==> design/flow/design.v <==
module sin_h(
    input signed [15:0] r_in,
    output signed [15:0] r_out
    );
     wire signed [15:0] a,b,c,d;
     assign a = r_in + (r_in >>> 2);
     assign b = (a >>> 4)+(r_in >>> 6);
     assign c = b+a; 
     assign d = (c >>> 5)+(r_in);
     assign r_out = d >>>1;     
endmodule
module cos_h(
    input signed [15:0] r,
    output signed [15:0] r_o
    );
    wire signed [15:0] a,b,c,d;
  assign a = r + (r >>> 2);
  assign b = r + (a >>> 2);
  assign c = b >>> 9;
  assign d = r + (r >>> 3);
  assign r_o = c+d;
endmodule
module sinh_23(
    input signed [15:0] rin,
    input S,
    output signed [15:0] rout
    );
     wire signed [15:0] a,b,c,d,e;
     assign a = (rin >>> 4)+ rin;
     assign b = rin + (rin >>> 9);
     assign c = b + (a >>> 7);
     assign d = c >>> 2;
     assign e = b >>> 3;
     assign rout = S? d:e;
endmodule
module cosh_23(
    input signed [15:0] ri,
    input sel,
    output signed [15:0] ro
    );
    wire signed [15:0] a,b,c,d;
    assign a = ri >>>7;
    assign b = (ri >>> 8)+ ri;
    assign c = b >>> 5;
    assign d = sel? c:b;
    assign ro = d + ri;
endmodule
module sinh_45(
    input signed [15:0] rin,
    input s,
    output signed [15:0] rout    
    );
    wire signed [15:0] a,b,c;
    assign a = rin >>> 4;
    assign b = rin >>> 5;
    assign c = s? a:b;
    assign rout = c;
endmodule
module cosh_45(
    input signed [15:0] rin,
    input s,
    output signed [15:0] rout    
    );
    wire signed [15:0] a,b,c;
    assign a = rin >>> 11;
    assign b = rin >>> 9;
    assign c = s? b:a;
    assign rout = rin + c;
endmodule
module stage_1(
    input signed [15:0] x_in,
    input signed [15:0] y_in,
    input signed [15:0] ang_in,
    input clk,
    input reset,
    output reg signed [15:0] x_out,
    output reg signed [15:0] y_out,
    output reg signed [15:0] ang_out
    );
    wire signed [15:0] p,q,u,v,abs_theta;
    assign abs_theta = ang_in[15] ? (~ang_in + 1'b1) : ang_in;
    reg signed [15:0] r,s,w,x,z,k; 
    sin_h S1(.r_in(y_in), .r_out(q));
    sin_h S2(.r_in(x_in), .r_out(u));
    cos_h C1(.r(x_in), .r_o(p));
    cos_h C2(.r(y_in), .r_o(v));
    always @(posedge clk, posedge reset)
    begin
    if(reset)
      begin
      x_out <= 16'b0000000000000000;
      y_out <= 16'b0000000000000000;
      ang_out <= 16'b0000000000000000;
      end
    else
    begin
      if (abs_theta <= 16'b0001000000000000)
         begin
         x_out <= x_in;
         y_out <= y_in;
         ang_out <= ang_in;
         end
      else 
         begin
         case(ang_in[15])
         1'b0: begin 
              x_out <= p+q; 
              y_out <= u+v; 
              ang_out <= ang_in - 16'b0010000000000000; 
              end
         1'b1: begin 
              x_out <= p-q; 
              y_out <= v-u; 
              ang_out <= ang_in + 16'b0010000000000000; 
              end
          endcase
         end
  end
end
endmodule
module stage_23(
    input signed [15:0] x_pr,
    input signed [15:0] y_pr,
    input signed [15:0] ang_pr,
    input clk,
    input reset,
    output reg signed [15:0] sx2_op,
    output reg signed [15:0] sy2_op,
    output reg signed [15:0] sa2_op
    );
  wire signed [15:0] abs_theta,o1,o2,o3,o4,w1,w2,w3,w4;
  assign abs_theta = ang_pr[15] ? (~ang_pr + 1'b1) : ang_pr;
  wire sel23;
  assign sel23 = (abs_theta > 16'b0000110000000000)?1'b1:1'b0;
  sinh_23 S1(.rin(x_pr),.S(sel23),.rout(o1));
  sinh_23 S2(.rin(y_pr),.S(sel23),.rout(o2));
  cosh_23 C1(.ri(x_pr),.sel(sel23),.ro(o3));
  cosh_23 C2(.ri(y_pr),.sel(sel23),.ro(o4)); 
always @(posedge clk, posedge reset)
begin
  if(reset)
      begin
      sx2_op <= 16'b0000000000000000;
      sy2_op<= 16'b0000000000000000;
      sa2_op <= 16'b0000000000000000;
      end
  else 
     begin
     if (abs_theta > 16'b0000110000000000 | abs_theta <= 16'b0000010000000000)
      begin
      sx2_op <= x_pr;
      sy2_op <= y_pr;
      sa2_op <= ang_pr;
      end
  else
      begin
         if(ang_pr[15])
          begin
          sx2_op <= o3 - o2;
          sy2_op <= o4 - o1;
          sa2_op <= sel23? (ang_pr + 16'b0001000000000000) : (ang_pr + 16'b0000100000000000);
          end
         else
          begin
          sx2_op <= o3 + o2;
          sy2_op <= o4 + o1;
          sa2_op <= sel23? (ang_pr - 16'b0001000000000000) : (ang_pr - 16'b0000100000000000);
          end
      end 
    end
end
endmodule  
module stage_45(
    input signed [15:0] sx2_op,
    input signed [15:0] sy2_op,
    input signed [15:0] sa2_op,
    input clk,
    input reset,
    output reg signed [15:0] x_nxt,
    output reg signed [15:0] y_nxt,
    output reg signed [15:0] ang_nxt
    );
    wire signed [15:0] o5,o6,o7,o8,w5,w6,w7,w8,abs_theta2;
    wire sel45;
    assign abs_theta2 = sa2_op[15] ? (~sa2_op + 1'b1) : sa2_op;
    assign sel45 = (abs_theta2 > 16'b0000001100000000)? 1'b1:1'b0;
sinh_45 S3(.rin(sx2_op),.s(sel45),.rout(o5));
sinh_45 S4(.rin(sy2_op),.s(sel45),.rout(o6));
cosh_45 C3(.rin(sx2_op),.s(sel45),.rout(o7));
cosh_45 C4(.rin(sy2_op),.s(sel45),.rout(o8));
always @(posedge clk, posedge reset)
begin
   if(reset)
      begin
      x_nxt <= 16'b0000000000000000;
      y_nxt <= 16'b0000000000000000;
      ang_nxt <= 16'b0000000000000000;
      end
   else
      begin
         if(abs_theta2 <= 16'b0000000100000000)
             begin
             x_nxt <= sx2_op;
             y_nxt <= sy2_op;
             ang_nxt <= sa2_op;
             end 
         else
             begin
             if(sa2_op[15])
                begin
                x_nxt <= o7 - o5;
                y_nxt <= o8 - o6;
                ang_nxt <= sel45? (sa2_op + 16'b0000010000000000) : (sa2_op + 16'b0000001000000000);
                end
             else
                begin
                x_nxt <= o7 + o5;
                y_nxt <= o8 + o6;
                ang_nxt <= sel45? (sa2_op - 16'b0000010000000000) : (sa2_op - 16'b0000001000000000);
                end
             end
      end
end
endmodule
module last_stage(
    input signed [15:0] x3,
    input signed [15:0] y3,
    input signed [15:0] ang3,
    input clk,
    input reset,
    output reg signed [15:0] xf,
    output reg signed [15:0] yf
    );
    wire signed [15:0] abs_theta,w1,w2,w3,w4,w5,w6;
    assign abs_theta = ang3[15] ? (~ang3 + 1'b1) : ang3;
    wire [3:0] k;
    assign k = abs_theta[15:12] + abs_theta[11];
    assign w1 = y3 >>> 9;
    assign w2 = x3 >>> 9;
    assign w3 = k*w1;
    assign w4 = k*w2;
    always @(posedge clk, posedge reset)
    begin
       if (reset)
         begin
         xf <= 16'b0000000000000000;
         yf <= 16'b0000000000000000;
         end
       else 
          begin
               if (ang3[15])
                 begin
                 xf <= x3 + w3;
                 yf <= y3 + w4;
                 end
               else 
                 begin
                 xf <= x3 - w3;
                 yf <= y3 - w4;
                 end
          end
    end
endmodule
`timescale 1ns / 100ps
module cordic_2taylor (
input clk,
input reset,
input signed [15:0] ang,
input signed [15:0] xin,
input signed [15:0] yin,
output signed [15:0] Xout,
output signed [15:0] Yout);
wire signed [15:0] x1, y1, theta1;           
wire signed [15:0] x2, y2, theta2;           
wire signed [15:0] x3, y3, theta3;           
    stage_1 S1(xin,yin,ang,clk,reset,x1,y1,theta1);
    stage_23 S2(x1,y1,theta1,clk,reset,x2,y2,theta2);
    stage_45 S3(x2,y2,theta2,clk,reset,x3,y3,theta3);
    last_stage S4(x3,y3,theta3,clk,reset,Xout,Yout);
endmodule
==> design/flow/run.sh <==
#!/bin/bash
# the make line also repeats each setting of config.mk as NAME=value (left out here)
make -C /OpenROAD-flow-scripts/flow DESIGN_CONFIG=/design/flow/config.mk WORK_HOME=/design/flow/orfs CLKGATE_MAP_FILE= finish
==> design/flow/config.mk <==
export PLATFORM = sky130hd
export DESIGN_NAME = cordic_2taylor
export DESIGN_NICKNAME = cordic_2taylor
export VERILOG_FILES = /design/flow/design.v
export SDC_FILE = /design/flow/constraint.sdc
export NUM_CORES = 4
export LEC_CHECK = 0
export CAP_MARGIN = 20
export CORE_MARGIN = 2
export CORE_UTILIZATION = 72
export MAX_ROUTING_LAYER = met4
export PLACE_DENSITY = 0.67
export SETUP_SLACK_MARGIN = -0.51
export SLEW_MARGIN = 20
==> design/flow/constraint.sdc <==
create_clock -name core_clock -period 9.09 [get_ports {clk}]
set_input_delay 1.8180 -clock core_clock [delete_from_list [all_inputs] [get_ports {clk}]]
set_output_delay 1.8180 -clock core_clock [all_outputs]
set_load 0.01 [all_outputs]
==> results.py, run 1 <==
# Physical implementation metrics
metrics = {
    "worst_setup_path": {
        "worstSetupPathDepth": 38,
        "crit_type": "primary input to register",
        "cp-start-kind": "primary input",
        "critPathCapture": "S1.y_out[15]$_DFF_PP0_",
        "path_buffers": 10,
        "crit_required_ps": 9460,
        "crit_arrival_ps": 10040,
        "reg2reg_from": "S1.y_out[10]$_DFF_PP0_",
        "r2r_cells": 30,
        "critPathLaunch": "xin[3]",
        "path_common_cell": "buf_4",
        "rrSetupSlack_ps": 1050,
        "path_max_fanout": 5,
        "critPathSlowestCell": "fa_1",
        "cpPeakStageDelay_ps": 530,
        "endpoint_kind": "register",
        "cp_top_family": "AND-OR/OR-AND gates",
        "rr_endpoint": "S2.sx2_op[15]$_DFF_PP0_",
    },
    "route": {
        "drt-initial-drc-count": 3154,
        "avgViaCountPerCell": 6.413,
        "highest_layer": "met4",
        "wl_met2_um": 47060,
        "drt-met1-wl_um": 37180,
        "drc_errors": 0,
        "route.met3.wl_um": 6246,
        "first_pass_iters": 6,
        "wl_um": 96770,
        "final_antenna_net_count": 0,
        "num_vias": 33460,
        "wl_per_cell_um": 18.55,
    },
    "timing": {
        "slew_headroom_pct": 27.04,
        "holdWs_ps": 429.9,
        "tightestPinTransition_ps": 1087,
        "min_period_ps": 9665,
        "fmax_ghz": 0.1035,
        "clock-skew-final_ps": 14.51,
        "slew_viol_final": 0,
        "finalHoldViolCount": 0,
        "setup_ws_ps": -575.1,
        "setup_viol": 15,
        "rsz0062_at_grt": "true",
        "fin_crit_sh_pct": 106.3,
    },
    "logic_synthesis": {
        "topCombFamilyByArea": "adder cells",
        "yosysCellCount": 4147,
        "compound_area_share_pct": 23.34,
        "ys_sh_adder_pct": 25.28,
        "async_reset_ff_share_pct": 100.0,
        "yosysChipArea_sq_um": 32300,
        "yosys-top-cells-count": "471 x ha_1, 393 x nand2_1, 377 x inv_1",
        "synth-xor-area-share_pct": 11.03,
        "netlist_instances": 4147,
        "synthMuxAreaShare_pct": 1.390,
        "synth_flops": 176,
        "syn_nets": 4781,
        "area_leaders": "ha_1 18%, dfrtp_1 14%, fa_1 7.0%",
        "yosysTopAreaCell": "ha_1",
        "synth_area_per_cell_sq_um": 7.790,
        "simple_gate_area_share_pct": 19.63,
        "edf_count": 0,
        "top_cell": "ha_1",
        "synth_area_sq_um": 32300,
        "synth_cell_types": 101,
        "yosysWarnings": 4,
        "top_cell_area_share_pct": 18.24,
        "ys.flop_type": "dfrtp_1",
        "yosysSeqAreaShare_pct": 13.63,
    },
    "job": {
        "maxCapViolations": 0,
        "warnings": 46,
    },
    "clock_tree": {
        "root_buffer": "clkbuf_16",
        "path_clk_slew_ps": 80,
        "htreeDepth": 4,
        "clkSinkCount": 176,
        "insertion_delay_ps": 480,
        "cts_tree": "built",
        "cts-root-to-sink-buffers": 2,
        "numCtsBuffers": 17,
    },
    "final_layout": {
        "fin_nets": 5244,
        "area_delta_synth_final_pct": 18.52,
        "final_util_pct": 86.58,
        "fillCellCount": 2469,
    },
    "hold_path": {
        "hold_start": "S2.sa2_op[7]$_DFF_PP0_",
        "hp-class": "register to register",
        "holdPathEnd": "S3.ang_nxt[7]$_DFF_PP0_",
        "min_path_cells": 0,
    },
    "floorplan": {
        "ios": 82,
        "dieArea_sq_um": 46580,
        "rows": 77,
        "die_x_um": 215.8,
        "coreArea_sq_um": 44220,
        "die_y_um": 215.8,
        "floorplanUtilization_pct": 73.05,
    },
    "global_route": {
        "grt_pass1_vias": 31740,
        "antenna_found_initial": 2,
        "grt_max_degree": 93,
        "grt_usage_pct": 40.32,
        "grt_overflow": 0,
        "grt_pass1_wl_um": 151000,
    },
    "status": {
        "violations": "setup timing",
        "status": "complete, but fails checks",
    },
    "placed_design": {
        "finalWeightedCongestion": 1.003,
        "io_buffers": 81,
        "dp_hpwl_um": 72790,
    },
}
## routing by layer
layer  vias to the layer above  global-route usage (%)
met5                         -                       -
met4                         0                   22.92
met3                       444                   4.087
met2                      1558                   69.50
met1                     15730                   45.74
li1                      15720                       -
## repair_timing
action | in CTS | in global routing
setup buffers | 12 | 9
hold buffers | 0 | 0
gates resized | 39 | 115
gates cloned | 0 | 0
endpoints found under the setup margin | 10 | 15
pin swaps | 18 | 60
endpoints found under the hold margin | 0 | 0
## area by class of cell
cell class	count	area, sq um	share of cell area, %
Sequential cell	176	4405	11.51
Tap cell	592	740.7	1.935
Timing Repair Buffer	551	4360	11.39
Antenna cell	2	5.005	0.01307
Multi-Input combinational cell	3486	26740	69.85
Clock buffer	18	439.2	1.147
Clock inverter	14	168.9	0.4412
Inverter	378	1424	3.719
## through the flow
step | worst slack, ps | setup TNS [ps] | instances | cell area, sq um
finish | -575.1 | -4681 | 5217 | 38290
global route | -943.8 | -9533 | 5217 | 38290
CTS | -525.1 | -3792 | 5209 | 37730
detailed placement | -1581 | -18840 | 5166 | 36920
global placement | -1120 | -11940 | 5166 | 36920
floorplan | -509.0 | -1145 | 4147 | 32330
==> run 2: changes to the inputs <==
CORE_UTILIZATION = 40   (was 72)
MAX_ROUTING_LAYER = default   (was met4)
PLACE_DENSITY = default   (was 0.67)
SETUP_SLACK_MARGIN = default   (was -0.51)
clock period = 12.2 ns   (was 9.09 ns; I/O delays follow)
==> run 2 against run 1 <==
Net effect: now clean on timing, DRC and antenna; clock-buffer cell count is 1 lower; first-iteration DRC count is 50% lower; critical path depth is 1 higher; cell area is 9.0% lower; area after synthesis stayed put; register-to-register slack better by 3300 ps; wire length is 13% lower; synthesized cell count stayed put; critical path type unchanged; largest cell class unchanged.
==> results.py, run 2 <==
# Physical implementation metrics
metrics = {
    "job": {
        "warnings": 43,
        "maxCapViolations": 0,
    },
    "worst_setup_path": {
        "critPathCapture": "S1.y_out[15]$_DFF_PP0_",
        "path_max_fanout": 6,
        "endpoint_kind": "register",
        "critPathSlowestCell": "clkdlybuf4s50_1",
        "crit_arrival_ps": 11690,
        "critPathLaunch": "xin[3]",
        "cp_top_family": "AND-OR/OR-AND gates",
        "reg2reg_from": "S1.y_out[10]$_DFF_PP0_",
        "crit_type": "primary input to register",
        "path_common_cell": "o21ai_0",
        "crit_required_ps": 12580,
        "cpPeakStageDelay_ps": 670,
        "rr_endpoint": "S2.sx2_op[15]$_DFF_PP0_",
        "cp-start-kind": "primary input",
        "path_buffers": 3,
        "r2r_cells": 30,
        "worstSetupPathDepth": 39,
        "rrSetupSlack_ps": 4390,
    },
    "route": {
        "num_vias": 28760,
        "wl_per_cell_um": 16.09,
        "drc_errors": 0,
        "wl_um": 84270,
        "first_pass_iters": 6,
        "avgViaCountPerCell": 5.491,
        "drt-initial-drc-count": 1588,
        "final_antenna_net_count": 0,
        "diodes": 0,
    },
    "clock_tree": {
        "numCtsBuffers": 17,
        "clkSinkCount": 176,
        "root_buffer": "clkbuf_16",
        "cts-root-to-sink-buffers": 2,
        "cts_setup_buffers": 0,
        "htreeDepth": 4,
        "cts-resized-gates": 0,
        "insertion_delay_ps": 490,
        "ctsHoldBuffers": 0,
        "path_clk_slew_ps": 80,
        "cts_tree": "built",
    },
    "logic_synthesis": {
        "top_cell": "ha_1",
        "compound_area_share_pct": 23.34,
        "yosys-top-cells-count": "471 x ha_1, 393 x nand2_1, 377 x inv_1",
        "ys.flop_type": "dfrtp_1",
        "synth_area_per_cell_sq_um": 7.790,
        "synth-xor-area-share_pct": 11.03,
        "yosysChipArea_sq_um": 32300,
        "synth_area_sq_um": 32300,
        "simple_gate_area_share_pct": 19.63,
        "synth_flops": 176,
        "netlist_instances": 4147,
        "yosysTopAreaCell": "ha_1",
        "yosysWarnings": 4,
        "synth_cell_types": 101,
        "topCombFamilyByArea": "adder cells",
        "async_reset_ff_share_pct": 100.0,
        "yosysSeqAreaShare_pct": 13.63,
        "synthMuxAreaShare_pct": 1.390,
        "top_cell_area_share_pct": 18.24,
        "ys_sh_adder_pct": 25.28,
        "yosysCellCount": 4147,
        "edf_count": 0,
        "area_leaders": "ha_1 18%, dfrtp_1 14%, fa_1 7.0%",
        "syn_nets": 4781,
    },
    "final_layout": {
        "fin_nets": 4798,
        "flop_area_sq_um": 4405,
        "logic_area_sq_um": 26110,
        "fillCellCount": 8176,
        "area_delta_synth_final_pct": 7.870,
    },
    "timing": {
        "finalHoldViolCount": 0,
        "rsz0062_at_grt": "false",
        "slew_viol_final": 0,
        "tightestPinTransition_ps": 877.4,
        "setup_ws_ps": 893.4,
        "fin_crit_sh_pct": 92.68,
        "min_period_ps": 11310,
        "clock-skew-final_ps": 16.19,
        "fmax_ghz": 0.08844,
        "setup_viol": 0,
        "slew_headroom_pct": 41.50,
        "setup_tns_ps": 0,
    },
    "placed_design": {
        "finalWeightedCongestion": 0.8927,
        "dp_hpwl_um": 69090,
        "preCtsSetupSlack_ps": 420.5,
        "io_buffers": 81,
    },
    "floorplan": {
        "floorplanUtilization_pct": 40.24,
        "die_y_um": 288.2,
        "coreArea_sq_um": 80290,
        "dieArea_sq_um": 83050,
        "ios": 82,
        "die_x_um": 288.2,
        "rows": 104,
    },
    "global_route": {
        "antenna_found_initial": 0,
        "grt_overflow": 0,
        "grt_pass1_vias": 27360,
        "grt_usage_pct": 20.37,
        "grt_pass1_wl_um": 138400,
        "grt_max_degree": 124,
    },
    "hold_path": {
        "hold_start": "S2.sa2_op[7]$_DFF_PP0_",
        "min_path_cells": 0,
        "hp-class": "register to register",
        "holdPathEnd": "S3.ang_nxt[7]$_DFF_PP0_",
    },
    "status": {
        "status": "complete, no violations",
    },
}
run 2: cell type report:
class,count,share of cell area [%]
Sequential cell,176,12.64
Timing Repair Buffer,105,2.844
Multi-Input combinational cell,3486,74.92
Clock inverter,15,0.4704
Tap cell,1060,3.806
Clock buffer,17,1.221
Inverter,378,4.093
run 2: through the flow:
step                      hold slack [ps]  instances  area (sq um)  util [%]
after floorplan                     384.7       4147         32300         -
after global placement              414.5       5205         34250     42.66
after detailed placement            415.6       5205         34250     42.66
after CTS                           428.3       5237         34840     43.39
after global routing                452.1       5237         34850     43.40
final                               440.1       5237         34850     43.40
run 2: metal layers:
| layer | global-route usage, % | vias to the layer above | share of wire (%) |
|---|---|---|---|
| met5 | 0 | - | 0 |
| met3 | 1.833 | 89 | 2.5 |
| met1 | 25.90 | 13410 | 46 |
| li1 | - | 14820 | - |
| met4 | 4.896 | 0 | 1.9 |
| met2 | 37.03 | 437 | 49 |
==> run 3: changes to the inputs <==
SETUP_SLACK_MARGIN = 2.92   (was default)
clock period = 9.78 ns   (was 12.2 ns; I/O delays follow)
==> run 3 against run 2 <==
Net effect: synthesized cell count did not move; still clean; area after synthesis stayed put; register-to-register slack got worse by 2300 ps.
==> results.py, run 3 <==
# Physical implementation metrics
metrics = {
    "logic_synthesis": {
        "synth_cell_types": 101,
        "synth_area_per_cell_sq_um": 7.790,
        "edf_count": 0,
        "yosysSeqAreaShare_pct": 13.63,
        "ys.flop_type": "dfrtp_1",
        "area_leaders": "ha_1 18%, dfrtp_1 14%, fa_1 7.0%",
        "top_cell": "ha_1",
        "netlist_instances": 4147,
        "yosysWarnings": 4,
        "synth_area_sq_um": 32300,
        "yosysCellCount": 4147,
        "syn_nets": 4781,
        "topCombFamilyByArea": "adder cells",
        "yosys-top-cells-count": "471 x ha_1, 393 x nand2_1, 377 x inv_1",
        "yosysChipArea_sq_um": 32300,
        "async_reset_ff_share_pct": 100.0,
        "ys_sh_adder_pct": 25.28,
        "synth-xor-area-share_pct": 11.03,
        "top_cell_area_share_pct": 18.24,
        "simple_gate_area_share_pct": 19.63,
        "synth_flops": 176,
        "compound_area_share_pct": 23.34,
        "yosysTopAreaCell": "ha_1",
        "synthMuxAreaShare_pct": 1.390,
    },
    "worst_setup_path": {
        "path_max_fanout": 3,
        "r2r_cells": 31,
        "cp_top_family": "AND-OR/OR-AND gates",
        "cpPeakStageDelay_ps": 490,
        "path_common_cell": "buf_6",
        "crit_arrival_ps": 9520,
        "cp-start-kind": "primary input",
        "reg2reg_from": "S1.y_out[10]$_DFF_PP0_",
        "critPathLaunch": "xin[2]",
        "path_buffers": 10,
        "worstSetupPathDepth": 43,
        "rrSetupSlack_ps": 2050,
        "critPathCapture": "S1.y_out[14]$_DFF_PP0_",
        "endpoint_kind": "register",
        "rr_endpoint": "S2.sx2_op[15]$_DFF_PP0_",
        "critPathSlowestCell": "or4_4",
        "crit_required_ps": 10220,
        "crit_type": "primary input to register",
    },
    "timing": {
        "setup_viol": 0,
        "setup_tns_ps": 0,
        "fin_crit_sh_pct": 92.90,
        "finalHoldViolCount": 0,
        "clock-skew-final_ps": 23.07,
        "setup_ws_ps": 694.1,
        "slew_headroom_pct": 44.51,
        "slew_viol_final": 0,
        "fmax_ghz": 0.1101,
        "tightestPinTransition_ps": 832.3,
        "holdWs_ps": 462.8,
        "min_period_ps": 9086,
        "rsz0062_at_grt": "true",
    },
    "route": {
        "num_vias": 31100,
        "first_pass_iters": 6,
        "diodes": 0,
        "drt-initial-drc-count": 1433,
        "final_antenna_net_count": 0,
        "wl_um": 94760,
        "avgViaCountPerCell": 5.480,
        "wl_per_cell_um": 16.70,
        "drc_errors": 0,
    },
    "clock_tree": {
        "ctsHoldBuffers": 0,
        "root_buffer": "clkbuf_16",
        "path_clk_slew_ps": 90,
        "htreeDepth": 4,
        "insertion_delay_ps": 510,
        "numCtsBuffers": 17,
        "clkSinkCount": 176,
        "cts_tree": "built",
        "cts-root-to-sink-buffers": 2,
    },
    "floorplan": {
        "rows": 104,
        "die_x_um": 288.2,
        "coreArea_sq_um": 80290,
        "dieArea_sq_um": 83050,
        "ios": 82,
        "floorplanUtilization_pct": 40.24,
        "die_y_um": 288.2,
    },
    "placed_design": {
        "place_area_sq_um": 37000,
        "finalWeightedCongestion": 0.9149,
        "io_buffers": 81,
        "preCtsSetupSlack_ps": -355.8,
        "dp_hpwl_um": 73620,
    },
    "hold_path": {
        "holdPathEnd": "S3.ang_nxt[7]$_DFF_PP0_",
        "hp-class": "register to register",
        "hold_start": "S2.sa2_op[7]$_DFF_PP0_",
        "min_path_cells": 0,
    },
    "final_layout": {
        "flop_area_sq_um": 4424,
        "logic_area_sq_um": 28390,
        "final_area_sq_um": 40630,
        "final_util_pct": 50.60,
        "area_delta_synth_final_pct": 25.77,
        "fillCellCount": 7754,
        "fin_nets": 5235,
    },
    "status": {
        "status": "complete, no violations",
    },
    "global_route": {
        "grt_pass1_vias": 29520,
        "grt_max_degree": 118,
        "grt_usage_pct": 22.16,
        "grt_pass1_wl_um": 149200,
        "grt_overflow": 0,
        "antenna_found_initial": 0,
    },
    "job": {
        "warnings": 46,
        "maxCapViolations": 0,
    },
}
[run 3: through the flow]
step / cells
after floorplan: 4147
after CTS: 5610
after global placement: 5499
after global routing: 5674
final: 5674
after detailed placement: 5499
[run 3: layer usage]
metal / GRT usage [%] / share of wire, % / wire length (um) / vias up
met5: 0 / 0 / 0 / -
met4: 7.668 / 3.2 / 3023 / 0
met3: 2.543 / 3.4 / 3200 / 143
met2: 39.45 / 50 / 47270 / 577
met1: 27.62 / 44 / 41270 / 14670
li1: - / - / - / 15710
[run 3: final cells by class]
type,instances,area share (%)
Multi-Input combinational cell,3488,69.88
Sequential cell,176,10.89
Timing Repair Buffer,540,10.83
Inverter,378,3.529
Tap cell,1060,3.264
Clock buffer,17,1.047
Clock inverter,15,0.5543
[run 3: timing repair]
action                                 in CTS  in global routing
pin swaps                                 113                173
gates resized                             212                275
endpoints found under the hold margin       0                  0
buffers inserted                           78                 63
gates cloned                                1                  1
setup endpoints to repair                  48                 56
==> run 4: changes to the inputs <==
CORE_UTILIZATION = 72   (was 40)
CTS_CLUSTER_DIAMETER = 42   (was default)
CTS_CLUSTER_SIZE = 32   (was default)
HOLD_SLACK_MARGIN = -0.1   (was default)
PLACE_DENSITY = 0.65   (was default)
SETUP_SLACK_MARGIN = -0.71   (was 2.92)
clock period = 7.15 ns   (was 9.78 ns; I/O delays follow)
==> run 4 against run 3 <==
Net effect: the run now fails in global routing; area after synthesis did not move; die area fell by 44%; synthesized cell count did not move.
==> results.py, run 4 <==
# Generated from Yosys and OpenROAD reports
metrics = {
    "status": {
        "status": "did not finish",
        "haltStage": "global routing",
        "error": "[ERROR GRT-0232] Routing congestion too high. Check the congestion heatmap in the GUI.",
    },
    "clock_tree": {
        "cts-root-to-sink-buffers": 2,
        "numCtsBuffers": 17,
        "clkSinkCount": 176,
        "ctsHoldBuffers": 0,
        "root_buffer": "clkbuf_16",
        "htreeDepth": 4,
    },
    "logic_synthesis": {
        "yosys-top-cells-count": "471 x ha_1, 393 x nand2_1, 377 x inv_1",
        "simple_gate_area_share_pct": 19.63,
        "top_cell": "ha_1",
        "yosysChipArea_sq_um": 32300,
        "ys.flop_type": "dfrtp_1",
        "area_leaders": "ha_1 18%, dfrtp_1 14%, fa_1 7.0%",
        "syn_nets": 4781,
        "compound_area_share_pct": 23.34,
        "yosysTopAreaCell": "ha_1",
        "yosysCellCount": 4147,
        "synth_area_per_cell_sq_um": 7.790,
        "top_cell_area_share_pct": 18.24,
        "yosysWarnings": 4,
        "topCombFamilyByArea": "adder cells",
        "edf_count": 0,
        "ys_sh_adder_pct": 25.28,
        "synth_cell_types": 101,
        "async_reset_ff_share_pct": 100.0,
        "synthMuxAreaShare_pct": 1.390,
        "synth-xor-area-share_pct": 11.03,
        "yosysSeqAreaShare_pct": 13.63,
        "netlist_instances": 4147,
        "synth_area_sq_um": 32300,
        "synth_flops": 176,
    },
    "floorplan": {
        "floorplanUtilization_pct": 73.05,
        "ios": 82,
        "rows": 77,
        "die_y_um": 215.8,
        "dieArea_sq_um": 46580,
        "die_x_um": 215.8,
        "coreArea_sq_um": 44220,
    },
    "placed_design": {
        "finalWeightedCongestion": 0.9663,
        "io_buffers": 81,
        "place_area_sq_um": 37810,
        "dp_hpwl_um": 77330,
    },
    "global_route": {
        "grt_overflow": 875,
        "grt_usage_pct": 90.09,
    },
}
run 4: metal layers:
layer  track usage (%)  overflow
met4             94.21       275
met5             66.25         4
met3             80.97        60
met1             86.82        71
met2             101.5       465
run 4: through the flow:
step / TNS, ps / utilization, % / cells / worst slack (ps)
floorplan: -13580 / - / 4147 / -1542
global placement: -40980 / 85.49 / 5236 / -2219
detailed placement: -48550 / 85.49 / 5236 / -2626
CTS: -20530 / 89.82 / 5322 / -1542
run 4: timing repair:
action / CTS
setup buffers: 73
setup endpoints to repair: 20
gates cloned: 0
pin swaps: 176
resized: 232
==> run 5: changes to the inputs <==
ABC_AREA = 1   (was default)
CTS_CLUSTER_DIAMETER = default   (was 42)
CTS_CLUSTER_SIZE = default   (was 32)
HOLD_SLACK_MARGIN = 0.29   (was -0.1)
PLACE_DENSITY = 0.76   (was 0.65)
==> run 5 against run 4 <==
Net effect: the flow again stops in global routing; die area is 2.5% lower; area after synthesis down 2.5%; synthesized cell count increased by 9.8%.
==> results.py, run 5 <==
# Generated from Yosys and OpenROAD reports
metrics = {
    "status": {
        "status": "did not finish",
        "haltStage": "global routing",
    },
    "logic_synthesis": {
        "async_reset_ff_share_pct": 100.0,
        "ys_sh_adder_pct": 25.90,
        "yosysWarnings": 4,
        "top_cell_area_share_pct": 18.72,
        "area_leaders": "ha_1 19%, dfrtp_1 14%, nand2_1 11%",
        "netlist_instances": 4552,
        "yosysSeqAreaShare_pct": 13.99,
        "edf_count": 0,
        "synth_area_per_cell_sq_um": 6.916,
        "synth_flops": 176,
        "compound_area_share_pct": 15.50,
        "synth_area_sq_um": 31480,
        "ys.flop_type": "dfrtp_1",
        "synth-xor-area-share_pct": 12.60,
        "yosysChipArea_sq_um": 31480,
        "simple_gate_area_share_pct": 21.44,
        "yosysTopAreaCell": "ha_1",
        "topCombFamilyByArea": "adder cells",
        "top_cell": "nand2_1",
        "synth_cell_types": 59,
        "synthMuxAreaShare_pct": 0,
        "syn_nets": 5186,
        "yosysCellCount": 4552,
        "yosys-top-cells-count": "959 x nand2_1, 792 x inv_1, 471 x ha_1",
    },
    "clock_tree": {
        "cts-root-to-sink-buffers": 2,
        "clkSinkCount": 176,
        "ctsHoldBuffers": 0,
        "numCtsBuffers": 17,
        "htreeDepth": 4,
        "root_buffer": "clkbuf_16",
    },
    "floorplan": {
        "rows": 76,
        "dieArea_sq_um": 45410,
        "ios": 82,
        "die_x_um": 213.1,
        "die_y_um": 213.1,
        "coreArea_sq_um": 43080,
        "floorplanUtilization_pct": 73.09,
    },
    "placed_design": {
        "place_inst": 5617,
        "place_area_sq_um": 36440,
        "io_buffers": 81,
        "finalWeightedCongestion": 0.9776,
        "dp_hpwl_um": 72310,
    },
}
run 5: metrics by stage:
stage          hold slack, ps  setup slack (ps)  utilization, %
3_5_place_dp            410.7             -1829           84.59
4_1_cts                 417.7            -708.7           88.38
3_3_place_gp            393.8             -1511           84.59
2_1_floorplan           353.7            -711.9               -
run 5: timing repair:
item	CTS
pin swaps	127
buffers inserted	37
gates resized	166
gates cloned	0
setup endpoints to repair	14
==> run 6: changes to the inputs <==
CAP_MARGIN = 25   (was 20)
CORE_UTILIZATION = 27   (was 72)
CTS_CLUSTER_DIAMETER = 338   (was default)
CTS_CLUSTER_SIZE = 43   (was default)
HOLD_SLACK_MARGIN = -0.07   (was 0.29)
PLACE_DENSITY = 0.91   (was 0.76)
SETUP_SLACK_MARGIN = -0.18   (was -0.71)
SLEW_MARGIN = 0   (was 20)
TNS_END_PERCENT = 5   (was default)
clock period = 10.0 ns   (was 7.15 ns; I/O delays follow)
==> run 6 against run 5 <==
Net effect: now clean on timing, DRC and antenna; area after synthesis is the same; die area increased to 2.6 times the previous value; synthesized cell count stayed put.
==> results.py, run 6 <==
# Physical implementation metrics
metrics = {
    "status": {
        "status": "complete, no violations",
    },
    "floorplan": {
        "die_x_um": 345.5,
        "coreArea_sq_um": 115900,
        "dieArea_sq_um": 119400,
        "rows": 125,
        "die_y_um": 345.5,
        "ios": 82,
        "floorplanUtilization_pct": 27.17,
    },
    "logic_synthesis": {
        "simple_gate_area_share_pct": 21.44,
        "synth-xor-area-share_pct": 12.60,
        "edf_count": 0,
        "ys_sh_adder_pct": 25.90,
        "synth_area_per_cell_sq_um": 6.916,
        "yosysCellCount": 4552,
        "compound_area_share_pct": 15.50,
        "syn_nets": 5186,
        "area_leaders": "ha_1 19%, dfrtp_1 14%, nand2_1 11%",
        "synth_area_sq_um": 31480,
        "top_cell": "nand2_1",
        "yosysSeqAreaShare_pct": 13.99,
        "synthMuxAreaShare_pct": 0,
        "synth_cell_types": 59,
        "yosys-top-cells-count": "959 x nand2_1, 792 x inv_1, 471 x ha_1",
        "yosysChipArea_sq_um": 31480,
        "netlist_instances": 4552,
        "synth_flops": 176,
        "ys.flop_type": "dfrtp_1",
        "yosysWarnings": 4,
        "topCombFamilyByArea": "adder cells",
        "yosysTopAreaCell": "ha_1",
        "async_reset_ff_share_pct": 100.0,
        "top_cell_area_share_pct": 18.72,
    },
    "clock_tree": {
        "numCtsBuffers": 17,
        "clkSinkCount": 176,
        "root_buffer": "clkbuf_16",
        "cts_tree": "built",
        "insertion_delay_ps": 500,
        "cts-root-to-sink-buffers": 2,
        "htreeDepth": 4,
        "ctsHoldBuffers": 0,
        "path_clk_slew_ps": 70,
    },
    "route": {
        "avgViaCountPerCell": 4.894,
        "wl_per_cell_um": 13.69,
        "drt-initial-drc-count": 2446,
        "wl_um": 84710,
        "final_antenna_net_count": 0,
        "diodes": 0,
        "drc_errors": 0,
        "num_vias": 30290,
        "first_pass_iters": 8,
    },
    "worst_setup_path": {
        "r2r_cells": 36,
        "path_max_fanout": 5,
        "endpoint_kind": "register",
        "path_common_cell": "a21oi_1",
        "critPathLaunch": "yin[0]",
        "rrSetupSlack_ps": 1990,
        "rr_endpoint": "S4.xf[15]$_DFF_PP0_",
        "crit_type": "primary input to register",
        "cpPeakStageDelay_ps": 480,
        "crit_required_ps": 10320,
        "critPathCapture": "S1.x_out[14]$_DFF_PP0_",
        "reg2reg_from": "S3.ang_nxt[3]$_DFF_PP0_",
        "critPathSlowestCell": "clkdlybuf4s50_1",
        "cp-start-kind": "primary input",
        "crit_arrival_ps": 9880,
        "path_buffers": 7,
        "cp_top_family": "AND-OR/OR-AND gates",
        "worstSetupPathDepth": 45,
    },
    "placed_design": {
        "finalWeightedCongestion": 0.9520,
        "place_area_sq_um": 34390,
        "io_buffers": 81,
        "dp_hpwl_um": 70790,
    },
    "global_route": {
        "grt_usage_pct": 13.89,
        "grt_pass1_wl_um": 139600,
        "antenna_found_initial": 0,
        "grt_max_degree": 104,
        "grt_overflow": 0,
        "grt_pass1_vias": 29180,
    },
    "timing": {
        "slew_headroom_pct": 39.72,
        "finalHoldViolCount": 0,
        "clock-skew-final_ps": 23.11,
        "tightestPinTransition_ps": 903.1,
        "fin_crit_sh_pct": 95.54,
        "slew_viol_final": 0,
        "setup_viol": 0,
        "setup_tns_ps": 0,
        "holdWs_ps": 412.2,
        "fmax_ghz": 0.1047,
        "min_period_ps": 9554,
    },
    "hold_path": {
        "min_path_cells": 0,
        "holdPathEnd": "S3.ang_nxt[8]$_DFF_PP0_",
        "hp-class": "register to register",
        "hold_start": "S2.sa2_op[8]$_DFF_PP0_",
    },
    "final_layout": {
        "fin_nets": 5288,
        "area_delta_synth_final_pct": 11.51,
        "final_area_sq_um": 35110,
        "fillCellCount": 12090,
        "final_util_pct": 30.29,
    },
    "job": {
        "warnings": 43,
        "maxCapViolations": 0,
    },
}
==> run 6: cell type report <==
type | instances | area, sq um | share of cell area (%)
multi-input cells | 3508 | 23800 | 67.80
inverters | 801 | 3014 | 8.586
repair buffers | 150 | 1349 | 3.842
clock inverters | 11 | 178.9 | 0.5097
flip-flops and latches | 176 | 4404 | 12.55
well taps | 1524 | 1907 | 5.432
clock buffers | 19 | 452.9 | 1.290
==> run 6: metrics by stage <==
| step | setup WS, ps | cells |
|---|---|---|
| global route | -169.6 | 6189 |
| detailed placement | -47.72 | 6157 |
| global placement | 105.2 | 6157 |
| finish | 445.8 | 6189 |
| floorplan | 993.6 | 4552 |
| CTS | 474.4 | 6187 |
==> run 6: repair_timing <==
| item | in CTS | in global routing |
|---|---|---|
| resized | 0 | 13 |
| endpoints found under the setup margin | 0 | 4 |
| buffers inserted | 0 | 1 |
| hold endpoints to repair | 0 | 0 |
==> run 6: routing by layer <==
| layer | GRT usage, % | vias up | share of wire [%] |
|---|---|---|---|
| met2 | 24.42 | 1000 | 48 |
| met4 | 4.672 | 0 | 2.9 |
| met1 | 17.38 | 14110 | 44 |
| li1 | - | 14990 | - |
| met5 | 0 | - | 0 |
| met3 | 1.883 | 191 | 5.5 |
==> run 7: changes to the inputs <==
ABC_AREA = default   (was 1)
CORE_UTILIZATION = 68   (was 27)
CTS_CLUSTER_DIAMETER = default   (was 338)
CTS_CLUSTER_SIZE = default   (was 43)
GPL_ROUTABILITY_DRIVEN = 0   (was default)
GPL_TIMING_DRIVEN = 0   (was default)
HOLD_SLACK_MARGIN = default   (was -0.07)
MIN_ROUTING_LAYER = met1   (was default)
PLACE_DENSITY = default   (was 0.91)
SETUP_SLACK_MARGIN = default   (was -0.18)
SLEW_MARGIN = 20   (was 0)
TNS_END_PERCENT = default   (was 5)
clock period = 5.47 ns   (was 10.0 ns; I/O delays follow)
==> run 7 against run 6 <==
Net effect: the flow now stops in global routing; synthesized cell count down 8.9%; area after synthesis up 2.6%; die area down 59%.
==> results.py, run 7 <==
# Generated from Yosys and OpenROAD reports
metrics = {
    "placed_design": {
        "io_buffers": 81,
        "dp_hpwl_um": 75120,
    },
    "logic_synthesis": {
        "synthMuxAreaShare_pct": 1.390,
        "synth_flops": 176,
        "ys_sh_adder_pct": 25.28,
        "syn_nets": 4781,
        "async_reset_ff_share_pct": 100.0,
        "netlist_instances": 4147,
        "synth_area_sq_um": 32300,
        "compound_area_share_pct": 23.34,
        "yosysCellCount": 4147,
        "synth-xor-area-share_pct": 11.03,
        "synth_cell_types": 101,
        "topCombFamilyByArea": "adder cells",
        "synth_area_per_cell_sq_um": 7.790,
        "simple_gate_area_share_pct": 19.63,
        "area_leaders": "ha_1 18%, dfrtp_1 14%, fa_1 7.0%",
        "edf_count": 0,
        "top_cell": "ha_1",
        "yosysSeqAreaShare_pct": 13.63,
        "yosysTopAreaCell": "ha_1",
        "top_cell_area_share_pct": 18.24,
        "ys.flop_type": "dfrtp_1",
        "yosys-top-cells-count": "471 x ha_1, 393 x nand2_1, 377 x inv_1",
        "yosysChipArea_sq_um": 32300,
        "yosysWarnings": 4,
    },
    "status": {
        "error": "[ERROR GRT-0232] Routing congestion too high. Check the congestion heatmap in the GUI.",
        "haltStage": "global routing",
        "status": "did not finish",
    },
    "global_route": {
        "grt_overflow": 213,
        "grt_usage_pct": 80.15,
    },
    "clock_tree": {
        "cts-root-to-sink-buffers": 2,
        "htreeDepth": 4,
        "root_buffer": "clkbuf_16",
        "numCtsBuffers": 17,
        "clkSinkCount": 176,
    },
    "floorplan": {
        "rows": 79,
        "die_y_um": 222.0,
        "coreArea_sq_um": 46750,
        "ios": 82,
        "dieArea_sq_um": 49270,
        "die_x_um": 222.0,
        "floorplanUtilization_pct": 69.10,
    },
}
-- run 7: repair_timing --
item,CTS
pin swaps,326
gates resized,746
setup endpoints to repair,97
hold buffers,0
setup buffers,293
-- run 7: through the flow --
step	cell area (sq um)	setup slack (ps)	std cells
floorplan	33380	-2885	4147
global placement	34950	-4610	4835
detailed placement	35050	-4663	4840
CTS	40470	-2949	5154
-- run 7: routing by layer --
layer | GRT overflow | track usage, %
met1 | 3 | 77.66
met2 | 129 | 96.63
met3 | 2 | 66.14
met4 | 79 | 83.81
met5 | 0 | 37.15
==> run 8: changes to the inputs <==
CAP_MARGIN = 20   (was 25)
CORE_UTILIZATION = 71   (was 68)
CTS_CLUSTER_SIZE = 34   (was default)
GPL_ROUTABILITY_DRIVEN = default   (was 0)
GPL_TIMING_DRIVEN = default   (was 0)
MAX_ROUTING_LAYER = met4   (was default)
MIN_ROUTING_LAYER = default   (was met1)
PLACE_DENSITY = 0.66   (was default)
SETUP_SLACK_MARGIN = 1.5   (was default)
clock period = 9.09 ns   (was 5.47 ns; I/O delays follow)
==> run 8 against run 7 <==
Net effect: the flow again stops in global routing; synthesized cell count is the same; die area shrank 4.2%; area after synthesis is the same.
==> results.py, run 8 <==
# Generated from Yosys and OpenROAD reports
metrics = {
    "logic_synthesis": {
        "netlist_instances": 4147,
        "compound_area_share_pct": 23.34,
        "yosysTopAreaCell": "ha_1",
        "yosysSeqAreaShare_pct": 13.63,
        "topCombFamilyByArea": "adder cells",
        "top_cell": "ha_1",
        "synth_area_per_cell_sq_um": 7.790,
        "syn_nets": 4781,
        "synth_cell_types": 101,
        "yosysWarnings": 4,
        "simple_gate_area_share_pct": 19.63,
        "synthMuxAreaShare_pct": 1.390,
        "ys.flop_type": "dfrtp_1",
        "edf_count": 0,
        "top_cell_area_share_pct": 18.24,
        "async_reset_ff_share_pct": 100.0,
        "synth_flops": 176,
        "yosysChipArea_sq_um": 32300,
        "yosysCellCount": 4147,
        "synth_area_sq_um": 32300,
        "yosys-top-cells-count": "471 x ha_1, 393 x nand2_1, 377 x inv_1",
        "ys_sh_adder_pct": 25.28,
        "area_leaders": "ha_1 18%, dfrtp_1 14%, fa_1 7.0%",
        "synth-xor-area-share_pct": 11.03,
    },
    "clock_tree": {
        "cts-root-to-sink-buffers": 2,
        "htreeDepth": 4,
        "numCtsBuffers": 17,
        "clkSinkCount": 176,
        "root_buffer": "clkbuf_16",
    },
    "status": {
        "status": "did not finish",
        "haltStage": "global routing",
    },
    "floorplan": {
        "ios": 82,
        "die_x_um": 217.3,
        "die_y_um": 217.3,
        "rows": 78,
        "coreArea_sq_um": 45190,
        "dieArea_sq_um": 47220,
        "floorplanUtilization_pct": 71.49,
    },
    "placed_design": {
        "dp_hpwl_um": 73270,
        "finalWeightedCongestion": 0.9653,
        "place_inst": 5150,
        "preCtsSetupSlack_ps": -1100,
        "io_buffers": 81,
    },
}
[run 8: stage by stage]
step                area [sq um]  utilization (%)  setup TNS, ps
CTS                        38760            85.77              0
detailed placement         37200            82.32          -9732
global placement           37200            82.32          -4814
floorplan                  32790                -              0
[run 8: what timing repair did]
item                       in CTS
setup endpoints to repair      31
gates cloned                    0
pin swaps                     130
hold buffers                    0
gates resized                 172
buffers inserted               45
==> run 9: changes to the inputs <==
ABC_AREA = 1   (was default)
CELL_PAD_IN_SITES_DETAIL_PLACEMENT = 0   (was default)
CELL_PAD_IN_SITES_GLOBAL_PLACEMENT = 2   (was default)
CORE_ASPECT_RATIO = 0.53   (was default)
CORE_MARGIN = 9   (was 2)
CORE_UTILIZATION = 40   (was 71)
CTS_CLUSTER_SIZE = 24   (was 34)
GPL_ROUTABILITY_DRIVEN = 1   (was default)
MIN_ROUTING_LAYER = met2   (was default)
PLACE_DENSITY = default   (was 0.66)
SETUP_SLACK_MARGIN = 0.2   (was 1.5)
TNS_END_PERCENT = 60   (was default)
clock period = 8.87 ns   (was 9.09 ns; I/O delays follow)
==> run 9 against run 8 <==
Net effect: the flow again stops in global routing; die area increased by 90%; area after synthesis down 2.5%; synthesized cell count is 9.8% higher.
==> results.py, run 9 <==
# Generated from Yosys and OpenROAD reports
metrics = {
    "status": {
        "status": "did not finish",
        "haltStage": "global routing",
        "error": "[ERROR GRT-0116] Global routing finished with congestion. Check the congestion regions in the DRC Viewer.",
    },
    "logic_synthesis": {
        "area_leaders": "ha_1 19%, dfrtp_1 14%, nand2_1 11%",
        "synthMuxAreaShare_pct": 0,
        "yosysCellCount": 4552,
        "yosysTopAreaCell": "ha_1",
        "ys_sh_adder_pct": 25.90,
        "edf_count": 0,
        "synth_area_per_cell_sq_um": 6.916,
        "async_reset_ff_share_pct": 100.0,
        "topCombFamilyByArea": "adder cells",
        "synth-xor-area-share_pct": 12.60,
        "top_cell_area_share_pct": 18.72,
        "yosysSeqAreaShare_pct": 13.99,
        "yosysChipArea_sq_um": 31480,
        "synth_flops": 176,
        "simple_gate_area_share_pct": 21.44,
        "synth_area_sq_um": 31480,
        "yosys-top-cells-count": "959 x nand2_1, 792 x inv_1, 471 x ha_1",
        "netlist_instances": 4552,
        "top_cell": "nand2_1",
        "ys.flop_type": "dfrtp_1",
        "yosysWarnings": 4,
        "synth_cell_types": 59,
        "syn_nets": 5186,
        "compound_area_share_pct": 15.50,
    },
    "clock_tree": {
        "clkSinkCount": 176,
        "numCtsBuffers": 17,
        "ctsHoldBuffers": 0,
        "cts-root-to-sink-buffers": 2,
        "root_buffer": "clkbuf_16",
        "htreeDepth": 4,
    },
    "placed_design": {
        "finalWeightedCongestion": 1.019,
        "dp_hpwl_um": 94760,
        "io_buffers": 81,
    },
    "floorplan": {
        "die_x_um": 403.4,
        "rows": 74,
        "floorplanUtilization_pct": 40.62,
        "die_y_um": 222.2,
        "dieArea_sq_um": 89640,
        "ios": 82,
        "coreArea_sq_um": 77500,
    },
    "global_route": {
        "grt_usage_pct": 45.80,
        "grt_overflow": 7,
    },
}
-- run 9: metrics by stage --
step	area (sq um)	TNS (ps)	worst slack [ps]	instances
detailed placement	36940	-9356	-1029	6075
CTS	38160	0	195.5	6133
global placement	36940	-6961	-821.2	6075
floorplan	31500	0	180.3	4552
-- run 9: routing by layer --
metal	GRT usage [%]	overflow
met2	41.59	0
met5	-	-
met4	5.063	0
met3	76.53	7
met1	-	-
-- run 9: repair_timing --
item	4_1_cts
pin swaps	59
resized	103
setup endpoints to repair	12
buffers inserted	26
endpoints found under the hold margin	0
==> run 10: changes to the inputs <==
ABC_AREA = default   (was 1)
CELL_PAD_IN_SITES_DETAIL_PLACEMENT = 2   (was 0)
CORE_ASPECT_RATIO = default   (was 0.53)
CORE_MARGIN = 4   (was 9)
CORE_UTILIZATION = 15   (was 40)
CTS_CLUSTER_DIAMETER = 118   (was default)
CTS_CLUSTER_SIZE = default   (was 24)
GPL_ROUTABILITY_DRIVEN = default   (was 1)
GPL_TIMING_DRIVEN = 0   (was default)
MAX_ROUTING_LAYER = met5   (was met4)
PLACE_DENSITY = 0.76   (was default)
SETUP_SLACK_MARGIN = default   (was 0.2)
TNS_END_PERCENT = default   (was 60)
clock period = 7.72 ns   (was 8.87 ns; I/O delays follow)
==> run 10 against run 9 <==
Net effect: synthesized cell count decreased by 8.9%; now fails the layout checks on setup timing; area after synthesis increased by 2.6%; die area rose by 150%.
==> results.py, run 10 <==
# Physical implementation metrics
metrics = {
    "status": {
        "status": "complete, but fails checks",
        "violations": "setup timing",
    },
    "logic_synthesis": {
        "synthMuxAreaShare_pct": 1.390,
        "yosysWarnings": 4,
        "yosysTopAreaCell": "ha_1",
        "ys_sh_adder_pct": 25.28,
        "async_reset_ff_share_pct": 100.0,
        "simple_gate_area_share_pct": 19.63,
        "yosysCellCount": 4147,
        "topCombFamilyByArea": "adder cells",
        "top_cell": "ha_1",
        "top_cell_area_share_pct": 18.24,
        "synth_area_per_cell_sq_um": 7.790,
        "syn_nets": 4781,
        "synth_flops": 176,
        "area_leaders": "ha_1 18%, dfrtp_1 14%, fa_1 7.0%",
        "yosysChipArea_sq_um": 32300,
        "yosysSeqAreaShare_pct": 13.63,
        "synth-xor-area-share_pct": 11.03,
        "yosys-top-cells-count": "471 x ha_1, 393 x nand2_1, 377 x inv_1",
        "synth_area_sq_um": 32300,
        "ys.flop_type": "dfrtp_1",
        "compound_area_share_pct": 23.34,
        "edf_count": 0,
        "netlist_instances": 4147,
        "synth_cell_types": 101,
    },
    "floorplan": {
        "die_y_um": 472.1,
        "die_x_um": 472.1,
        "ios": 82,
        "floorplanUtilization_pct": 15.07,
        "coreArea_sq_um": 214400,
        "rows": 170,
        "dieArea_sq_um": 222900,
    },
    "timing": {
        "slew_viol_final": 0,
        "setup_viol": 28,
        "tightestPinTransition_ps": 1209,
        "finalHoldViolCount": 0,
        "setup_ws_ps": -1969,
        "fin_crit_sh_pct": 125.5,
        "rsz0062_at_grt": "true",
        "clock-skew-final_ps": 21.30,
        "min_period_ps": 9689,
        "fmax_ghz": 0.1032,
        "slew_headroom_pct": 18.71,
    },
    "final_layout": {
        "fin_nets": 5037,
        "logic_area_sq_um": 28900,
        "fillCellCount": 24940,
        "area_delta_synth_final_pct": 28.85,
        "final_cells": 7261,
        "flop_area_sq_um": 4429,
    },
    "worst_setup_path": {
        "crit_type": "primary input to register",
        "cpPeakStageDelay_ps": 660,
        "rrSetupSlack_ps": -80,
        "critPathLaunch": "yin[5]",
        "critPathCapture": "S1.x_out[15]$_DFF_PP0_",
        "cp-start-kind": "primary input",
        "rr_endpoint": "S2.sx2_op[15]$_DFF_PP0_",
        "crit_required_ps": 8120,
        "crit_arrival_ps": 10090,
        "cp_top_family": "AND-OR/OR-AND gates",
        "critPathSlowestCell": "xnor2_2",
        "path_buffers": 6,
        "reg2reg_from": "S1.y_out[9]$_DFF_PP0_",
        "path_max_fanout": 7,
        "worstSetupPathDepth": 36,
        "endpoint_kind": "register",
        "r2r_cells": 31,
    },
    "clock_tree": {
        "cts_tree": "built",
        "ctsHoldBuffers": 0,
        "cts-root-to-sink-buffers": 2,
        "htreeDepth": 4,
        "clkSinkCount": 176,
        "insertion_delay_ps": 540,
        "path_clk_slew_ps": 80,
        "root_buffer": "clkbuf_16",
        "numCtsBuffers": 17,
    },
    "route": {
        "wl_per_cell_um": 21.06,
        "drt-initial-drc-count": 8850,
        "final_antenna_net_count": 0,
        "drc_errors": 0,
        "first_pass_iters": 9,
        "wl_um": 152900,
        "num_vias": 46550,
        "avgViaCountPerCell": 6.411,
    },
    "hold_path": {
        "hp-class": "register to register",
        "min_path_cells": 0,
        "hold_start": "S2.sa2_op[7]$_DFF_PP0_",
        "holdPathEnd": "S3.ang_nxt[7]$_DFF_PP0_",
    },
    "job": {
        "maxCapViolations": 0,
        "warnings": 44,
    },
    "global_route": {
        "grt_usage_pct": 18.40,
        "grt_overflow": 0,
        "antenna_found_initial": 2,
        "grt_pass1_vias": 52890,
        "grt_max_degree": 96,
        "grt_pass1_wl_um": 213800,
    },
    "placed_design": {
        "finalWeightedCongestion": 0.9176,
        "place_inst": 7067,
        "dp_hpwl_um": 107000,
        "io_buffers": 81,
    },
}
run 10: layer usage:
| layer | vias to the layer above | GRT usage (%) | share of wire (%) |
|---|---|---|---|
| met4 | 61 | 2.576 | 9.6 |
| li1 | 15130 | - | - |
| met2 | 14040 | 22.81 | 50 |
| met3 | 1684 | 23.95 | 39 |
| met1 | 15640 | - | 0 |
| met5 | - | 6.511 | 0.97 |
run 10: per-stage QoR:
step | util [%] | hold WS [ps] | cell area, sq um | setup slack (ps) | TNS, ps
3_3_place_gp | 17.30 | 428.2 | 37090 | -3096 | -214880
6_report | 19.41 | 471.5 | 41630 | -1969 | -27230
5_1_grt | 19.41 | 489.9 | 41610 | -2332 | -31450
4_1_cts | 18.56 | 454.8 | 39800 | -1242 | -11490
2_1_floorplan | - | 384.7 | 32730 | -1085 | -5260
3_5_place_dp | 17.32 | 436.7 | 37130 | -3310 | -85440
run 10: final cells by class:
type	instances	share of cell area (%)
multi-input cells	3486	69.42
flip-flops and latches	176	10.64
well taps	2838	8.530
repair buffers	244	5.158
inverters	378	3.457
plain buffers	100	1.344
clock buffers	17	1.022
clock inverters	15	0.3877
diodes	7	0.04208
run 10: timing repair:
| action | 4_1_cts | 5_1_grt |
|---|---|---|
| setup endpoints to repair | 71 | 56 |
| hold endpoints to repair | 0 | 0 |
| buffers inserted | 94 | 73 |
| pin swaps | 110 | 150 |
| resized | 440 | 307 |
==> run 11: changes to the inputs <==
ABC_AREA = 1   (was default)
CELL_PAD_IN_SITES_DETAIL_PLACEMENT = default   (was 2)
CELL_PAD_IN_SITES_GLOBAL_PLACEMENT = default   (was 2)
CORE_MARGIN = 2   (was 4)
CORE_UTILIZATION = 70   (was 15)
CTS_CLUSTER_DIAMETER = 206   (was 118)
GPL_TIMING_DRIVEN = default   (was 0)
MAX_ROUTING_LAYER = default   (was met5)
MIN_ROUTING_LAYER = default   (was met2)
PLACE_DENSITY = 0.35   (was 0.76)
clock period = 5.73 ns   (was 7.72 ns; I/O delays follow)
==> run 11 against run 10 <==
Net effect: the flow now stops in global routing; die area down 79%; area after synthesis down 2.5%; synthesized cell count up 9.8%.
==> results.py, run 11 <==
# Generated from Yosys and OpenROAD reports
metrics = {
    "placed_design": {
        "io_buffers": 81,
        "place_inst": 5791,
        "dp_hpwl_um": 78710,
        "finalWeightedCongestion": 0.9639,
    },
    "floorplan": {
        "floorplanUtilization_pct": 71.04,
        "coreArea_sq_um": 44320,
        "ios": 82,
        "die_y_um": 216.1,
        "rows": 77,
        "dieArea_sq_um": 46690,
        "die_x_um": 216.1,
    },
    "logic_synthesis": {
        "synth_flops": 176,
        "yosysCellCount": 4552,
        "yosysWarnings": 4,
        "synth_area_per_cell_sq_um": 6.916,
        "async_reset_ff_share_pct": 100.0,
        "ys_sh_adder_pct": 25.90,
        "yosys-top-cells-count": "959 x nand2_1, 792 x inv_1, 471 x ha_1",
        "synth_area_sq_um": 31480,
        "yosysTopAreaCell": "ha_1",
        "ys.flop_type": "dfrtp_1",
        "synth_cell_types": 59,
        "syn_nets": 5186,
        "synth-xor-area-share_pct": 12.60,
        "yosysSeqAreaShare_pct": 13.99,
        "edf_count": 0,
        "topCombFamilyByArea": "adder cells",
        "area_leaders": "ha_1 19%, dfrtp_1 14%, nand2_1 11%",
        "synthMuxAreaShare_pct": 0,
        "simple_gate_area_share_pct": 21.44,
        "top_cell_area_share_pct": 18.72,
        "yosysChipArea_sq_um": 31480,
        "top_cell": "nand2_1",
        "netlist_instances": 4552,
        "compound_area_share_pct": 15.50,
    },
    "clock_tree": {
        "root_buffer": "clkbuf_16",
        "cts-root-to-sink-buffers": 2,
        "numCtsBuffers": 17,
        "clkSinkCount": 176,
        "htreeDepth": 4,
        "ctsHoldBuffers": 0,
    },
    "status": {
        "error": "[ERROR GRT-0116] Global routing finished with congestion. Check the congestion regions in the DRC Viewer.",
        "status": "did not finish",
        "haltStage": "global routing",
    },
    "global_route": {
        "grt_usage_pct": 72.36,
        "grt_overflow": 40,
    },
}
## run 11: through the flow
step	TNS [ps]	setup WS [ps]	hold slack, ps	instance area [sq um]
global placement	-65030	-2706	390.6	38150
CTS	-36110	-1659	413.5	41300
floorplan	-26300	-1742	353.7	32150
detailed placement	-78830	-3075	386.4	38150
## run 11: what timing repair did
action,in CTS
endpoints found under the setup margin,54
gates resized,476
setup buffers,91
pin swaps,350
## run 11: per-layer routing
layer / GRT overflow / track usage, %
met1: 0 / 69.19
met2: 13 / 94.56
met3: 0 / 52.41
met4: 27 / 78.68
met5: 0 / 11.98
==> run 12: changes to the inputs <==
ABC_AREA = default   (was 1)
CAP_MARGIN = 35   (was 20)
CELL_PAD_IN_SITES_DETAIL_PLACEMENT = 2   (was default)
CORE_ASPECT_RATIO = 1.24   (was default)
CORE_MARGIN = 3   (was 2)
CORE_UTILIZATION = 40   (was 70)
CTS_CLUSTER_DIAMETER = default   (was 206)
GPL_TIMING_DRIVEN = 0   (was default)
HOLD_SLACK_MARGIN = 0.17   (was default)
PLACE_DENSITY = default   (was 0.35)
PLACE_DENSITY_LB_ADDON = 0.26   (was default)
SETUP_SLACK_MARGIN = -1.14   (was default)
clock period = 13.7 ns   (was 5.73 ns; I/O delays follow)
==> run 12 against run 11 <==
Net effect: now fails the layout checks on capacitance limit, slew limit, setup timing; die area up 80%; area after synthesis up 2.6%; synthesized cell count down 8.9%.
==> results.py, run 12 <==
# Physical implementation metrics
metrics = {
    "floorplan": {
        "die_x_um": 261.2,
        "die_y_um": 322.5,
        "ios": 82,
        "dieArea_sq_um": 84230,
        "rows": 115,
        "coreArea_sq_um": 79710,
        "floorplanUtilization_pct": 40.53,
    },
    "logic_synthesis": {
        "top_cell": "ha_1",
        "synth_area_per_cell_sq_um": 7.790,
        "top_cell_area_share_pct": 18.24,
        "ys.flop_type": "dfrtp_1",
        "yosysChipArea_sq_um": 32300,
        "yosys-top-cells-count": "471 x ha_1, 393 x nand2_1, 377 x inv_1",
        "synth_area_sq_um": 32300,
        "synthMuxAreaShare_pct": 1.390,
        "synth_cell_types": 101,
        "synth_flops": 176,
        "edf_count": 0,
        "synth-xor-area-share_pct": 11.03,
        "compound_area_share_pct": 23.34,
        "topCombFamilyByArea": "adder cells",
        "async_reset_ff_share_pct": 100.0,
        "simple_gate_area_share_pct": 19.63,
        "syn_nets": 4781,
        "area_leaders": "ha_1 18%, dfrtp_1 14%, fa_1 7.0%",
        "yosysTopAreaCell": "ha_1",
        "yosysWarnings": 4,
        "yosysCellCount": 4147,
        "ys_sh_adder_pct": 25.28,
        "netlist_instances": 4147,
        "yosysSeqAreaShare_pct": 13.63,
    },
    "worst_setup_path": {
        "path_buffers": 4,
        "r2r_cells": 35,
        "critPathCapture": "S1.x_out[15]$_DFF_PP0_",
        "cp-start-kind": "primary input",
        "critPathSlowestCell": "clkdlybuf4s50_1",
        "path_max_fanout": 7,
        "rr_endpoint": "S2.sx2_op[15]$_DFF_PP0_",
        "endpoint_kind": "register",
        "cpPeakStageDelay_ps": 850,
        "crit_arrival_ps": 15050,
        "critPathLaunch": "yin[1]",
        "path_common_cell": "o21ai_0",
        "worstSetupPathDepth": 40,
        "crit_type": "primary input to register",
        "crit_required_ps": 14110,
        "rrSetupSlack_ps": -100,
        "reg2reg_from": "S1.ang_out[0]$_DFF_PP0_",
        "cp_top_family": "AND-OR/OR-AND gates",
    },
    "route": {
        "num_vias": 40920,
        "first_pass_iters": 7,
        "avgViaCountPerCell": 7.626,
        "final_antenna_net_count": 0,
        "wl_per_cell_um": 39.66,
        "wl_um": 212800,
        "drc_errors": 0,
        "drt-initial-drc-count": 5557,
    },
    "global_route": {
        "antenna_found_initial": 33,
        "grt_max_degree": 99,
        "grt_overflow": 0,
        "grt_pass1_wl_um": 294000,
        "grt_usage_pct": 46.74,
        "grt_pass1_vias": 44650,
    },
    "timing": {
        "slew_headroom_pct": -16.42,
        "holdWs_ps": 494.7,
        "slew_viol_final": 13,
        "setup_ws_ps": -942.4,
        "fin_crit_sh_pct": 106.9,
        "finalHoldViolCount": 0,
        "tightestPinTransition_ps": 1746,
        "clock-skew-final_ps": 27.21,
        "fmax_ghz": 0.06829,
        "setup_viol": 9,
        "min_period_ps": 14640,
    },
    "hold_path": {
        "hold_start": "S2.sa2_op[7]$_DFF_PP0_",
        "min_path_cells": 0,
        "hp-class": "register to register",
        "holdPathEnd": "S3.ang_nxt[7]$_DFF_PP0_",
    },
    "placed_design": {
        "io_buffers": 81,
        "place_area_sq_um": 34500,
        "finalWeightedCongestion": 0.9104,
        "dp_hpwl_um": 137300,
    },
    "clock_tree": {
        "numCtsBuffers": 17,
        "path_clk_slew_ps": 90,
        "cts-root-to-sink-buffers": 2,
        "clkSinkCount": 176,
        "insertion_delay_ps": 550,
        "root_buffer": "clkbuf_16",
        "cts_tree": "built",
        "htreeDepth": 4,
    },
    "final_layout": {
        "fillCellCount": 8994,
        "final_area_sq_um": 35430,
        "fin_nets": 4907,
        "area_delta_synth_final_pct": 9.659,
    },
    "job": {
        "maxCapViolations": 2,
        "warnings": 43,
    },
    "status": {
        "status": "complete, but fails checks",
        "violations": "capacitance limit, slew limit, setup timing",
    },
}
==> run 12: layer usage <==
metal  GRT usage, %  vias up  wire length, um  part of all wire [%]
li1               -    15040                -                     -
met1          39.64    19500            62440                    29
met3          20.62     2493            23430                    11
met5          2.721        -              527                  0.25
met4          54.41       38            31870                    15
met2          75.74     3850            94540                    44
==> run 12: layout make-up <==
class	instances	area [sq um]	area share, %
sequential	176	4404	12.43
inverter	378	1426	4.026
multi-input combinational	3486	26130	73.75
clock buffer	17	425.4	1.201
antenna	26	65.06	0.1837
tap	1053	1318	3.719
clock inverter	15	177.7	0.5015
timing repair buffer	107	1056	2.981
buffer	107	425.4	1.201
==> run 12: timing repair <==
action / CTS / global route
hold buffers: 0 / 0
setup endpoints to repair: 0 / 1
buffers inserted: 0 / 0
hold endpoints to repair: 0 / 0
resized: 0 / 1
==> run 12: per-stage QoR <==
step                instances  util (%)  worst slack (ps)  TNS (ps)
floorplan                4147         -              2817         0
global placement         5281     43.20             989.9         0
detailed placement       5286     43.29             116.9         0
CTS                      5318     44.04            -73.97    -140.9
global route             5346     44.38            -989.9     -5277
finish                   5365     44.44            -942.4     -2716
